## ATCONV
module  ATCONV(
	input		clk,
	input		reset,
	output 	    busy,	
	input		ready,	
	output reg	[11:0]	iaddr,
	input signed [12:0]	idata,
	output	reg 	cwr,
	output  reg	[11:0]	caddr_wr,
	output reg 	[12:0] 	cdata_wr,
	output	reg 	crd,
	output reg	[11:0] 	caddr_rd,
	input 	[12:0] 	cdata_rd,
	output reg 	csel
	);
Size in the first run: ~1,600 cells after synthesis, ~110 flip-flops.
clock: 4.88 ns
lec_check: 0
abc_area: 1
cap_margin: 20
core_margin: 2
core_utilization: 64
place_density: 0.43
slew_margin: 20
tns_end_percent: 10
run.sh (not shown) runs the stock make flow with config.mk's settings and CLKGATE_MAP_FILE=.
The first run finished with negative setup slack left.
Next try:
--- a/flow/config.mk
+++ b/flow/config.mk
@@ -8 +7,0 @@
-export ABC_AREA = 1
@@ -14 +12,0 @@
-export TNS_END_PERCENT = 10
==> flow/constraint.sdc (replaced) <==
create_clock -name core_clock -period 7.21 [get_ports {clk}]
set_input_delay 1.4420 -clock core_clock [delete_from_list [all_inputs] [get_ports {clk}]]
set_output_delay 1.4420 -clock core_clock [all_outputs]
set_load 0.01 [all_outputs]
Result: Now the flow finished with timing, DRC and antenna clean; fmax grows by 1.7%; global-route usage shrinks by 2.2 points; setup slack gains 2.5 ns; die size hardly moves.
Next try:
--- a/flow/config.mk
+++ b/flow/config.mk
@@ -10,2 +10,2 @@
-export CORE_UTILIZATION = 64
-export PLACE_DENSITY = 0.43
+export CORE_UTILIZATION = 54
+export SETUP_SLACK_MARGIN = -0.61
==> flow/constraint.sdc (replaced) <==
create_clock -name core_clock -period 8.68 [get_ports {clk}]
set_input_delay 1.7360 -clock core_clock [delete_from_list [all_inputs] [get_ports {clk}]]
set_output_delay 1.7360 -clock core_clock [all_outputs]
set_load 0.01 [all_outputs]
After rerunning: Routed wire length went down by roughly a tenth; global-route usage went down by 6.0 points.
Next try:
--- a/flow/config.mk
+++ b/flow/config.mk
@@ -10,2 +10,3 @@
-export CORE_UTILIZATION = 54
-export SETUP_SLACK_MARGIN = -0.61
+export CORE_UTILIZATION = 53
+export MAX_ROUTING_LAYER = met4
+export SETUP_SLACK_MARGIN = 1.63
@@ -12,0 +14 @@
+export TNS_END_PERCENT = 5
Outcome: The changed run ran to the end with no violations. Cell area goes up by 5.3%. Hold slack hardly moves. Count of clock-buffer cells in the layout is higher by 1. Worst setup slack improved by 1.0 ns.
Next try:
--- a/flow/config.mk
+++ b/flow/config.mk
@@ -7,0 +8 @@
+export ABC_AREA = 1
@@ -10,3 +11 @@
-export CORE_UTILIZATION = 53
-export MAX_ROUTING_LAYER = met4
-export SETUP_SLACK_MARGIN = 1.63
+export CORE_UTILIZATION = 22
@@ -14 +12,0 @@
-export TNS_END_PERCENT = 5
==> flow/constraint.sdc (replaced) <==
create_clock -name core_clock -period 10.0 [get_ports {clk}]
set_input_delay 2.0000 -clock core_clock [delete_from_list [all_inputs] [get_ports {clk}]]
set_output_delay 2.0000 -clock core_clock [all_outputs]
set_load 0.01 [all_outputs]
Effect: Critical path depth grows by 10. Synthesized cell count went up by 17%. Wire length climbs by 11%.
Next try:
--- a/flow/config.mk
+++ b/flow/config.mk
@@ -8 +7,0 @@
-export ABC_AREA = 1
@@ -11 +10 @@
-export CORE_UTILIZATION = 22
+export CORE_UTILIZATION = 40
Critical path depth drops by 12.
Global-route usage climbs by 7.6 points.
Worst hold slack got worse by 0.012 ns.
Cell area drops by 3.3%.
Count of clock-buffer cells in the layout is unchanged.
Register-to-register slack got worse by 0.18 ns.
Core utilization climbs by 20 points.

Setup of delta:
Starting RTL as in the previous note.
Settings: LEC_CHECK=0, ABC_AREA=1, CAP_MARGIN=20, CORE_ASPECT_RATIO=0.69, CORE_MARGIN=2, CORE_UTILIZATION=72, PLACE_DENSITY=0.42, SLEW_MARGIN=20; clock period 4.0 ns.
delta is listed as incomplete: the tool reported an error in clock tree synthesis (4_1_cts) and the run ended there.
Here is what was changed in the inputs of umber compared with delta.
- clearing CORE_ASPECT_RATIO, which used to be 0.69
- clearing ABC_AREA, which used to be 1
Run status, umber: aborted in global routing (5_1_grt), error GRT-0232
umber vs delta on fraction of synthesized area in multiplexers: umber is the higher one.
Relative to delta, total cells reported by yosys after synthesis decreased by about 15% in umber.
Floorplan die width of umber falls short of that of delta by more than 10%.
diff inputs: umber => maple
- CORE_UTILIZATION: 72 -> 33
- PLACE_DENSITY: 0.42 -> unset
- the clock period (ns, I/O delays scaled along): 4.0 -> 8.79
Notes after the runs:
maple went all the way through the flow, and no timing, DRC or antenna check failed. Reported for umber and maple, chip area estimate from yosys synthesis turned out identical to the last digit. Number of buffers added for setup after CTS sits lower in maple than in umber. Per the comparison of maple with umber, vertical extent of the die rose by 61 um; post-DP HPWL has decreased.
--- input diff maple..ember ---
- swapping 33 for 60 in CORE_UTILIZATION
- swapping 8.79 for 5.15 in the clock period (ns, I/O delays scaled along)
What the final checks of ember revealed, after a flow that finished every stage, was a layout that fails on setup timing. Wire length went up by a few percent going from maple to ember. Routability congestion estimate, ember vs maple: up slightly. Going from maple to ember, non-clock buffer count went up 152, final hold slack comparable, final area shows an increase of 10%, sequential cell count now sits at about the same level. Via count on ember is up relative to maple. Sort ember and maple by sequential share of cell area, descending, and maple comes first.

run A:
ATCONV again, from the RTL that the note above started with.
==> flow/config.mk <==
export PLATFORM = sky130hd
export DESIGN_NAME = ATCONV
export DESIGN_NICKNAME = ATCONV
export VERILOG_FILES = /design/flow/design.v
export SDC_FILE = /design/flow/constraint.sdc
export NUM_CORES = 4
export LEC_CHECK = 0
export CAP_MARGIN = 20
export CORE_MARGIN = 2
export CORE_UTILIZATION = 50
export SETUP_SLACK_MARGIN = -0.61
export SLEW_MARGIN = 20
export TNS_END_PERCENT = 5
==> flow/constraint.sdc <==
create_clock -name core_clock -period 8.68 [get_ports {clk}]
set_input_delay 1.7360 -clock core_clock [delete_from_list [all_inputs] [get_ports {clk}]]
set_output_delay 1.7360 -clock core_clock [all_outputs]
set_load 0.01 [all_outputs]
Run A ended with every stage complete and zero timing, DRC or antenna violations.
Input changes introduced in run B (baseline for comparison: run A):
Settings: CORE_UTILIZATION: 50 -> 70; CTS_CLUSTER_SIZE: unset -> 36; TNS_END_PERCENT: 5 -> unset; SETUP_SLACK_MARGIN: -0.61 -> unset; the clock period (ns, I/O delays scaled along): 8.68 -> 7.04.
==> results <==
- [compare] base=run A new=run B: critical path depth now smaller, core utilization grew by 30 points.
- Run A: flow completed, timing, DRC and antenna clean
- Layout checks on run B: not met. Flow itself completed; violations: negative setup slack.
Inputs modified between run B and run C:
Settings: CTS_CLUSTER_SIZE now 60, was 36; CORE_UTILIZATION now 68, was 70; the clock period (ns, I/O delays scaled along) now 7.37, was 7.04.
Findings:
- Across run B and run C, a clean result was obtained everywhere but in run B.
- Changes observed in run C relative to run B: clock-cell share of area moved up, buffer count from post-CTS setup fixing moved down.
- Clock-buffer cell count: run C vs run B down 8
- Run C vs run B — detailed-routing wirelength on met1 climbed by a few percent
- Run C vs run B: wire length of the first global-routing pass down
- Run C gives less final cell count than run B did.
- Setup slack improves in run C relative to run B.
- Worst-case hold slack: run B vs run C, no meaningful difference
Input changes introduced in run D (baseline for comparison: run C):
Settings: SETUP_SLACK_MARGIN: unset -> 0.5; CORE_UTILIZATION: 68 -> 72; PLACE_DENSITY: unset -> 0.35.
## What came out
No crash in run D: every stage finished, but the layout fails its final checks due to negative setup slack. When the final numbers for run D and run C were put side by side, the global-route wire length before repair turned out to be greater in run D. Run D: diode insertion count for antenna repair is 4 higher than what run C reported. | final-layout clock buffer total | lower: run C |. Min number of tap cells added at floorplan across run D and run C: run D. The final reports for run D and run C show cell depth of the worst setup path higher in the former. The sequential share of layout area of run D falls short of that of run C by 0.98 points.
--- input diff run D..run E ---
Settings: a deleted SETUP_SLACK_MARGIN that had been 0.5; a change of PLACE_DENSITY from 0.35 to 0.95; an added TNS_END_PERCENT of 5.
Notes after the runs:
Run E: it failed during 5_1_grt, and the tool reported GRT-0232.
Taking run D as the reference, in run E total placed cells including tap cells did not really move; final estimated routing congestion in global placement +about 10%; floorplan utilization comparable.
Taking run D as the reference point, the worst setup timing slack at the placement stage of run E falls by 0.22 ns.
Comparing run E against run D, there is no change at all in vertical die size.

Setup of P:
ATCONV again, from the RTL that the note above started with.
Settings: LEC_CHECK=0, CAP_MARGIN=15, CORE_ASPECT_RATIO=0.5, CORE_MARGIN=2, CORE_UTILIZATION=38, CTS_CLUSTER_DIAMETER=386, CTS_CLUSTER_SIZE=99, PLACE_DENSITY=0.74, SETUP_SLACK_MARGIN=-0.47, SLEW_MARGIN=5, TNS_END_PERCENT=15; clock period 10.0 ns.
P | stages: all done | timing, DRC, antenna: all pass
Input-level comparison between Q and P:
==> flow/config.mk <==
export PLATFORM = sky130hd
export DESIGN_NAME = ATCONV
export DESIGN_NICKNAME = ATCONV
export VERILOG_FILES = /design/flow/design.v
export SDC_FILE = /design/flow/constraint.sdc
export NUM_CORES = 4
export LEC_CHECK = 0
export ABC_AREA = 0
export CAP_MARGIN = 20
export CELL_PAD_IN_SITES_GLOBAL_PLACEMENT = 1
export CORE_ASPECT_RATIO = 0.84
export CORE_MARGIN = 2
export CORE_UTILIZATION = 22
export CTS_CLUSTER_DIAMETER = 245
export GPL_ROUTABILITY_DRIVEN = 0
export MAX_ROUTING_LAYER = met4
export MIN_ROUTING_LAYER = met2
export SETUP_SLACK_MARGIN = 1.37
export SLEW_MARGIN = 20
export TNS_END_PERCENT = 15
Findings:
Q completed; timing, DRC and antenna clean
Compared with P, Q supports a higher clock frequency.
Routed wire length: Q worse than P
Row number of gates on the worst path with buffers counted: Q lower / P higher
Any difference in worst hold margin between Q and P is small enough to ignore.
Across both runs, final cycle utilization of the critical path was lower for Q than for P.
Diff P -> Q: layout overhead on the synthesized area now larger, number of global-route vias before repair rose 5608.

Starting RTL as in the previous note.
clock: 7.08 ns
lec_check: 0
cap_margin: 0
cell_pad_in_sites_global_placement: 0
core_margin: 2
core_utilization: 72
cts_cluster_diameter: 75
cts_cluster_size: 24
place_density: 0.7
slew_margin: 40
The baseline reached the layout checks and failed them: setup timing.
==> next run, changes <==
CAP_MARGIN = 20   (was 0)
CTS_CLUSTER_DIAMETER = 216   (was 75)
CTS_CLUSTER_SIZE = 38   (was 24)
SLEW_MARGIN = 15   (was 40)
clock period = 3.64 ns   (was 7.08 ns; I/O delays follow)
The new run stopped in global routing (5_1_grt) (GRT-0116). Synthesized cell count stays the same. Synthesized area stays the same. Die size stays the same.
==> next run, changes <==
CORE_UTILIZATION = 70   (was 72)
CTS_CLUSTER_DIAMETER = 75   (was 216)
CTS_CLUSTER_SIZE = 24   (was 38)
clock period = 7.08 ns   (was 3.64 ns; I/O delays follow)
After rerunning: The new run completed, yet does not pass: setup timing. Die area increases by 2.8%. Synthesized area stays the same. Synthesized cell count is unchanged.

The RTL this note starts from:
==> flow/design.v <==
`timescale 1ns/10ps
module  ATCONV(
	input		clk,
	input		reset,
	output 	    busy,	
	input		ready,	
	output reg	[11:0]	iaddr,
	input signed [12:0]	idata,
	output	reg 	cwr,
	output  reg	[11:0]	caddr_wr,
	output reg 	[12:0] 	cdata_wr,
	output	reg 	crd,
	output reg	[11:0] 	caddr_rd,
	input 	[12:0] 	cdata_rd,
	output reg 	csel
	);
	reg [2:0] cur_state, next_state;
	localparam IDLE = 3'd0;
	localparam READ_IMAGE = 3'd1;
	localparam WRITE_MEM0 = 3'd2;
	localparam READ_MEM0 = 3'd3;
	localparam WRITE_MEM1 = 3'd4;
	localparam FINISH = 3'd5;
	reg [5:0] col, row;
	reg [4:0] tempX_L0, tempY_L0;
	reg [3:0] cnt;
	wire [3:0] is_pad;
	assign is_pad[0] = (col < 6'd2);
	assign is_pad[1] = (col > 6'd61);
	assign is_pad[2] = (row < 6'd2);
	assign is_pad[3] = (row > 6'd61);
	assign busy = !(cur_state == FINISH || cur_state == IDLE);
    reg signed [12:0] kernal;
	reg signed [29:0] conv_sum;
	reg [12:0] max;
	always @(posedge clk or posedge reset) begin
		if(reset) cur_state <= IDLE; 
		else cur_state <= next_state;
	end
	always @(*) begin
		case(cur_state)
			IDLE: begin
				if(ready == 1'b1) next_state = READ_IMAGE;
				else next_state = IDLE;
			end
			READ_IMAGE: begin
				if(cnt == 4'd11) next_state = WRITE_MEM0;
				else next_state = READ_IMAGE;
			end
			WRITE_MEM0: begin
				if(row == 6'd63 && col == 6'd63) next_state = READ_MEM0;
				else next_state = READ_IMAGE;
			end
			READ_MEM0: begin
				if(cnt == 4'd5) next_state = WRITE_MEM1;
				else next_state = READ_MEM0;
			end
			WRITE_MEM1: begin
				if(row == 6'd62 && col == 6'd62) next_state = FINISH;
				else next_state = READ_MEM0;
			end
			FINISH: begin
				next_state = IDLE;
			end
			default: begin
				next_state = IDLE;
			end
		endcase
	end
	always @(posedge clk or posedge reset) begin
		if(reset) begin
			col <= 6'd0;
			row <= 6'd0;
			cnt <= 4'd0;
			tempX_L0 <= 5'd0;
			tempY_L0 <= 5'd0;
			csel <= 1'b0;
			cwr <= 1'b0;
			crd <= 1'b0;
			max <= 13'd0;
			iaddr <= 12'd0;
			caddr_rd <= 12'd0;
			caddr_wr <= 12'd0;
			cdata_wr <= 13'd0;
		end
		else begin
			case(cur_state)
				READ_IMAGE: begin
					case(cnt)
						4'd0: begin   
							case({is_pad[2], is_pad[0]})
								2'b00: iaddr <= {row-6'd2, col-6'd2};
								2'b01: iaddr <= {row-6'd2, 6'd0};
								2'b10: iaddr <= {6'd0, col-6'd2};
								2'b11: iaddr <= {6'd0, 6'd0};
						    endcase
							conv_sum <= 30'd0;
						end
						4'd1: begin   
							if(is_pad[2] == 1'b1) iaddr <= {6'd0, col};
							else iaddr <= {row-6'd2, col};
							conv_sum <= $signed(idata) * kernal;
						end
						4'd2: begin   
							case({is_pad[2], is_pad[1]})
								2'b00: iaddr <= {row-6'd2, col+6'd2};
								2'b01: iaddr <= {row-6'd2, 6'd63};
								2'b10: iaddr <= {6'd0, col+6'd2};
								2'b11: iaddr <= {6'd0, 6'd63};
							endcase
							conv_sum <= conv_sum + $signed(idata) * kernal;
						end
						4'd3: begin   
							if(is_pad[0] == 1'b1) iaddr <= {row, 6'd0};
							else iaddr <= {row, col-6'd2};
							conv_sum <= conv_sum + $signed(idata) * kernal;
						end
						4'd4: begin   
							iaddr <= {row, col};
							conv_sum <= conv_sum + $signed(idata) * kernal;
						end
						4'd5: begin   
							if(is_pad[1] == 1'b1) iaddr <= {row, 6'd63};
							else iaddr <= {row, col+6'd2};
							conv_sum <= conv_sum + $signed(idata) * kernal;
						end
						4'd6: begin   
							case({is_pad[3], is_pad[0]})
								2'b00: iaddr <= {row+6'd2, col-6'd2};
								2'b01: iaddr <= {row+6'd2, 6'd0};
								2'b10: iaddr <= {6'd63, col-6'd2};
								2'b11: iaddr <= {6'd63, 6'd0};
							endcase
							conv_sum <= conv_sum + $signed(idata) * kernal;
						end
						4'd7: begin   
							if(is_pad[3] == 1'b1) iaddr <= {6'd63, col};
							else iaddr <= {row+6'd2, col};
							conv_sum <= conv_sum + $signed(idata) * kernal;
						end
						4'd8: begin   
							case({is_pad[3], is_pad[1]})
								2'b00: iaddr <= {row+6'd2, col+6'd2};
								2'b01: iaddr <= {row+6'd2, 6'd63};
								2'b10: iaddr <= {6'd63, col+6'd2};
								2'b11: iaddr <= {6'd63, 6'd63};
							endcase
							conv_sum <= conv_sum + $signed(idata) * kernal;
						end
						4'd9: begin
							conv_sum <= conv_sum + $signed(idata) * kernal;
						end
						4'd10: begin
							conv_sum <= conv_sum + $signed(13'h1FF4);
						end
						4'd11: begin
							caddr_wr <= {row, col};
							cdata_wr <= (conv_sum[16] || conv_sum[16:4] <= 13'd11)? 13'd0 : conv_sum[16:4]-13'd11;
						end
					endcase
					if(cnt == 11) begin
						cnt <= 4'd0;
						cwr <= 1'b1;
						csel <= 1'b0;
					end
					else 
						cnt <= cnt + 4'd1;
				end
				WRITE_MEM0: begin
					cwr <= 1'b0;
					if(col == 6'd63) begin
						col <= 6'd0;
						row <= row + 6'd1;
					end
					else 
						col <= col + 6'd1;
					if(row == 6'd63 && col == 6'd63) begin
						row <= 6'd0;
						col <= 6'd0;
						cwr <= 1'b0;
						crd <= 1'b1;
						csel <= 1'b0;
					end
				end
				READ_MEM0: begin
					case(cnt)
						4'd0: begin
							caddr_rd <= {row, col};
							max <= 13'd0;
						end
						4'd1: begin
							caddr_rd <= {row, col+6'd1};
							max <= cdata_rd;
						end
						4'd2: begin
							caddr_rd <= {row+6'd1, col};
							max <= (max > cdata_rd)? max : cdata_rd; 
						end
						4'd3: begin
							caddr_rd <= {row+6'd1, col+6'd1};
							max <= (max > cdata_rd)? max : cdata_rd; 
						end
						4'd4: begin
							max <= (max > cdata_rd)? max : cdata_rd;
						end
						4'd5: begin 
							caddr_wr <= {tempY_L0, tempX_L0};
							if(max != 13'd0) begin
								if(max[3:0] != 13'd0) cdata_wr <= (max[12:4] + 1) << 4;
								else cdata_wr <= max[12:4] << 4;
							end
							else 
								cdata_wr <= 13'd0;
						end
					endcase
					if(cnt == 4'd5) begin
						cnt <= 4'd0;
						cwr <= 1'b1;
						crd <= 1'b0;
						csel <= 1'b1;
					end
					else 
						cnt <= cnt + 4'd1;
				end
				WRITE_MEM1: begin
					if(tempX_L0 == 5'd31) begin
						tempY_L0 <= tempY_L0 + 5'd1;
						tempX_L0 <= 5'd0;
					end
					else 
						tempX_L0 <= tempX_L0 + 5'd1;
					if(col == 6'd62) begin
						col <= 6'd0;
						row <= row + 6'd2;
					end
					else
						col <= col + 6'd2;
					if(row == 6'd62 && col == 6'd62) begin
						cwr <= 1'b0;
						crd <= 1'b0;
						csel <= 1'b0;
					end
					else begin
						cwr <= 1'b0;
						crd <= 1'b1;
						csel <= 1'b0;
					end
				end
				FINISH: begin
					row <= 6'd0;
					col <= 6'd0;
					tempX_L0 <= 5'd0;
					tempY_L0 <= 5'd0;
				end
			endcase
		end
	end
	always @(*) begin
		case(cnt)
			4'd1: kernal = 13'h1FFF;
			4'd2: kernal = 13'h1FFE;
			4'd3: kernal = 13'h1FFF;
			4'd4: kernal = 13'h1FFC;
			4'd5: kernal = 13'h0010;
			4'd6: kernal = 13'h1FFC;
			4'd7: kernal = 13'h1FFF;
			4'd8: kernal = 13'h1FFE;
			4'd9: kernal = 13'h1FFF;
			default: kernal = 13'h0;
		endcase
	end
endmodule
export LEC_CHECK = 0
export CAP_MARGIN = 15
export CORE_ASPECT_RATIO = 1.31
export CORE_MARGIN = 2
export CORE_UTILIZATION = 38
export CTS_CLUSTER_DIAMETER = 386
export CTS_CLUSTER_SIZE = 99
export PLACE_DENSITY = 0.7
export SETUP_SLACK_MARGIN = -0.47
export SLEW_MARGIN = 0
export TNS_END_PERCENT = 15
create_clock -name core_clock -period 10.0 [get_ports {clk}]
The baseline completed without violations.
Then changed:
==> flow/config.mk (replaced) <==
export PLATFORM = sky130hd
export DESIGN_NAME = ATCONV
export DESIGN_NICKNAME = ATCONV
export VERILOG_FILES = /design/flow/design.v
export SDC_FILE = /design/flow/constraint.sdc
export NUM_CORES = 4
export LEC_CHECK = 0
export ABC_AREA = 0
export CAP_MARGIN = 0
export CELL_PAD_IN_SITES_GLOBAL_PLACEMENT = 1
export CORE_ASPECT_RATIO = 0.84
export CORE_MARGIN = 2
export CORE_UTILIZATION = 22
export CTS_CLUSTER_DIAMETER = 245
export GPL_ROUTABILITY_DRIVEN = 0
export MAX_ROUTING_LAYER = met5
export MIN_ROUTING_LAYER = met2
export PLACE_DENSITY_LB_ADDON = 0.27
export SETUP_SLACK_MARGIN = 1.37
export SLEW_MARGIN = 20
export TNS_END_PERCENT = 15
- die area goes up by 71%
- global-route usage went up by 0.49 points
- worst hold slack degrades by 0.0082 ns
- cell count grows by 17%
- fmax is higher by 3.8%
Then changed:
==> flow/config.mk (replaced) <==
export PLATFORM = sky130hd
export DESIGN_NAME = ATCONV
export DESIGN_NICKNAME = ATCONV
export VERILOG_FILES = /design/flow/design.v
export SDC_FILE = /design/flow/constraint.sdc
export NUM_CORES = 4
export LEC_CHECK = 0
export CAP_MARGIN = 15
export CORE_MARGIN = 2
export CORE_UTILIZATION = 38
export CTS_CLUSTER_DIAMETER = 386
export CTS_CLUSTER_SIZE = 69
export SLEW_MARGIN = 5
export TNS_END_PERCENT = 15
Result: Hold slack hardly moves. Cell area is lower by 4.5%. Register-to-register slack degrades by 0.23 ns. Critical path depth is unchanged. Via count is lower by 28%. Wire length is lower by 16%. Synthesized cell count is unchanged. Die area is lower by 41%. Synthesized area does not change.
Then changed:
==> flow/config.mk (replaced) <==
export PLATFORM = sky130hd
export DESIGN_NAME = ATCONV
export DESIGN_NICKNAME = ATCONV
export VERILOG_FILES = /design/flow/design.v
export SDC_FILE = /design/flow/constraint.sdc
export NUM_CORES = 4
export LEC_CHECK = 0
export CAP_MARGIN = 20
export CORE_MARGIN = 2
export CORE_UTILIZATION = 40
export SLEW_MARGIN = 20
==> flow/constraint.sdc (replaced) <==
create_clock -name core_clock -period 8.79 [get_ports {clk}]
set_input_delay 1.7580 -clock core_clock [delete_from_list [all_inputs] [get_ports {clk}]]
set_output_delay 1.7580 -clock core_clock [all_outputs]
set_load 0.01 [all_outputs]
After rerunning: The new run went through all stages and came out clean. Design area came out higher by 0.99%. Worst hold slack hardly moves.
